harbor:
// top
module top(
    input logic clk,
    input logic rst,
    input logic [63:0] init_r,
    input logic [63:0] init_g,
    input logic [63:0] init_b,
    output logic _48b,
    output logic _45a
);
Size in the first run: ~13000 cells after synthesis, ~480 flip-flops, roughly 100000 sq um of cells after synthesis.
Settings: LEC_CHECK=0, CAP_MARGIN=25, CELL_PAD_IN_SITES_DETAIL_PLACEMENT=0, CELL_PAD_IN_SITES_GLOBAL_PLACEMENT=0, CORE_MARGIN=2, CORE_UTILIZATION=54, CTS_CLUSTER_SIZE=26, PLACE_DENSITY_LB_ADDON=0.14, SETUP_SLACK_MARGIN=-0.2, SLEW_MARGIN=20, TNS_END_PERCENT=5; clock period 9.97 ns.
run.sh (not shown) runs the stock make flow with config.mk's settings and CLKGATE_MAP_FILE=.
Setup changes, harbor to nickel
- GPL_ROUTABILITY_DRIVEN newly set to 0
- MAX_ROUTING_LAYER newly set to met4
- HOLD_SLACK_MARGIN newly set to 0.15
- CORE_ASPECT_RATIO newly set to 0.85
- CAP_MARGIN changed from 25 to 20
- CELL_PAD_IN_SITES_DETAIL_PLACEMENT changed from 0 to 2
- PLACE_DENSITY_LB_ADDON removed (was 0.14)
- CTS_CLUSTER_SIZE changed from 26 to 53
- SETUP_SLACK_MARGIN removed (was -0.2)
- TNS_END_PERCENT changed from 5 to 10
- CORE_UTILIZATION changed from 54 to 47
- CELL_PAD_IN_SITES_GLOBAL_PLACEMENT removed (was 0)
- PLACE_DENSITY newly set to 0.89
- MIN_ROUTING_LAYER newly set to met2
- the clock period (ns, I/O delays scaled along) changed from 9.97 to 5.11
==> results <==
Between harbor and nickel, instance count after placement with tap cells included is lower for harbor, nickel comes in above that. Count of cell types in the netlist: nickel vs harbor identical. | instance count of the mapped netlist | nickel vs harbor | ≈ equal |. Reported for harbor and nickel, post-synth tally of flip-flops with integrated enable turned out identical to the last digit. Of harbor and nickel, only nickel never reached the final stage. Going from harbor to nickel, floorplan row count now smaller, die area saw an increase, area share of xor/xnor cells in the synthesized design level, portion of netlist area occupied by mux cells has remained practically unchanged, placed wire-length estimate increased 310%.
### nickel -> yarrow
- CORE_ASPECT_RATIO changed from 0.85 to 0.98
- CTS_CLUSTER_DIAMETER newly set to 60
- CELL_PAD_IN_SITES_DETAIL_PLACEMENT removed (was 2)
- HOLD_SLACK_MARGIN changed from 0.15 to 0.29
- SETUP_SLACK_MARGIN newly set to 0.76
- CORE_UTILIZATION changed from 47 to 72
- PLACE_DENSITY removed (was 0.89)
- TNS_END_PERCENT removed (was 10)
- MAX_ROUTING_LAYER removed (was met4)
- CTS_CLUSTER_SIZE changed from 53 to 13
- MIN_ROUTING_LAYER removed (was met2)
- GPL_ROUTABILITY_DRIVEN removed (was 0)
- PLACE_DENSITY_LB_ADDON newly set to 0.29
- the clock period (ns, I/O delays scaled along) changed from 5.11 to 5.71
[summary]
Re area fraction in compound gates: no difference whatsoever between yarrow and nickel. yarrow completed end to end with timing, DRC and antenna clean. The floorplan die height reported for yarrow is smaller than that of nickel by 13%. yarrow gives less total die area than nickel did. yarrow vs. nickel: row count now smaller, detailed placement HPWL went down, post-place setup slack climbed 4.64 ns, floorplan core area shows a reduction of 77000 sq um, xor/xnor share of the synthesized area level. Any difference in chip area in the Yosys report between yarrow and nickel is small enough to ignore. The placed instance area of yarrow falls short of that of nickel by 2600 sq um. From yarrow to nickel, synthesized cell count did not move at all.
## Diff of input files: pepper against yarrow
- ABC_AREA now 0, previously not set
- CELL_PAD_IN_SITES_DETAIL_PLACEMENT now 2, previously not set
- CTS_CLUSTER_SIZE now 93, was 13
- CORE_UTILIZATION now 40, was 72
- MAX_ROUTING_LAYER now met5, previously not set
- CELL_PAD_IN_SITES_GLOBAL_PLACEMENT now 1, previously not set
- CAP_MARGIN now 25, was 20
- PLACE_DENSITY_LB_ADDON no longer set, was 0.29
- CTS_CLUSTER_DIAMETER no longer set, was 60
- CORE_ASPECT_RATIO now 1.13, was 0.98
- TNS_END_PERCENT now 35, previously not set
- HOLD_SLACK_MARGIN now -0.09, was 0.29
- GPL_ROUTABILITY_DRIVEN now 1, previously not set
- SETUP_SLACK_MARGIN now 2.36, was 0.76
- the clock period (ns, I/O delays scaled along) now 14.6, was 5.71
### Flow results
Taking yarrow as the reference, in pepper fraction of area in registers +0.38 points, die size up 120000 sq um, minimum setup slack after placement rose 2.51 ns, layout buffer count excluding clock buffers shows a reduction of 351. Higher clock transition at the registers of the reported paths among pepper and yarrow: yarrow.
diff inputs: pepper => garnet
- MAX_ROUTING_LAYER removed (was met5)
- SETUP_SLACK_MARGIN removed (was 2.36)
- CTS_CLUSTER_SIZE changed from 93 to 14
- CELL_PAD_IN_SITES_GLOBAL_PLACEMENT removed (was 1)
- CELL_PAD_IN_SITES_DETAIL_PLACEMENT removed (was 2)
- CORE_UTILIZATION changed from 40 to 72
- GPL_ROUTABILITY_DRIVEN removed (was 1)
- HOLD_SLACK_MARGIN changed from -0.09 to 0.29
- CORE_ASPECT_RATIO removed (was 1.13)
- CAP_MARGIN changed from 25 to 5
- TNS_END_PERCENT removed (was 35)
- ABC_AREA removed (was 0)
- CTS_CLUSTER_DIAMETER newly set to 77
- the clock period (ns, I/O delays scaled along) changed from 14.6 to 4.8
Notes after the runs:
- Nothing crashed in garnet and all stages finished; the problem is that the final layout failed, the offending checks being setup timing.
- pepper → garnet: slew at the pin closest to its max-slew limit went down; area taken by flip-flops and latches neither gained nor lost much; share of final layout cell area taken by non-clock buffers higher.
- The run showing the smaller synthesis-to-layout area growth is pepper.
- Routed wire length: garnet better than pepper
- Compared with pepper, area of all placed cells without fillers in garnet increased by a few percent.
- Comparing delay of the slowest cell on the worst path for garnet and pepper, the smaller number came from garnet.
- Per the comparison of garnet with pepper, tightest slew margin relative to the limit went up; die outline area lost about 44%.
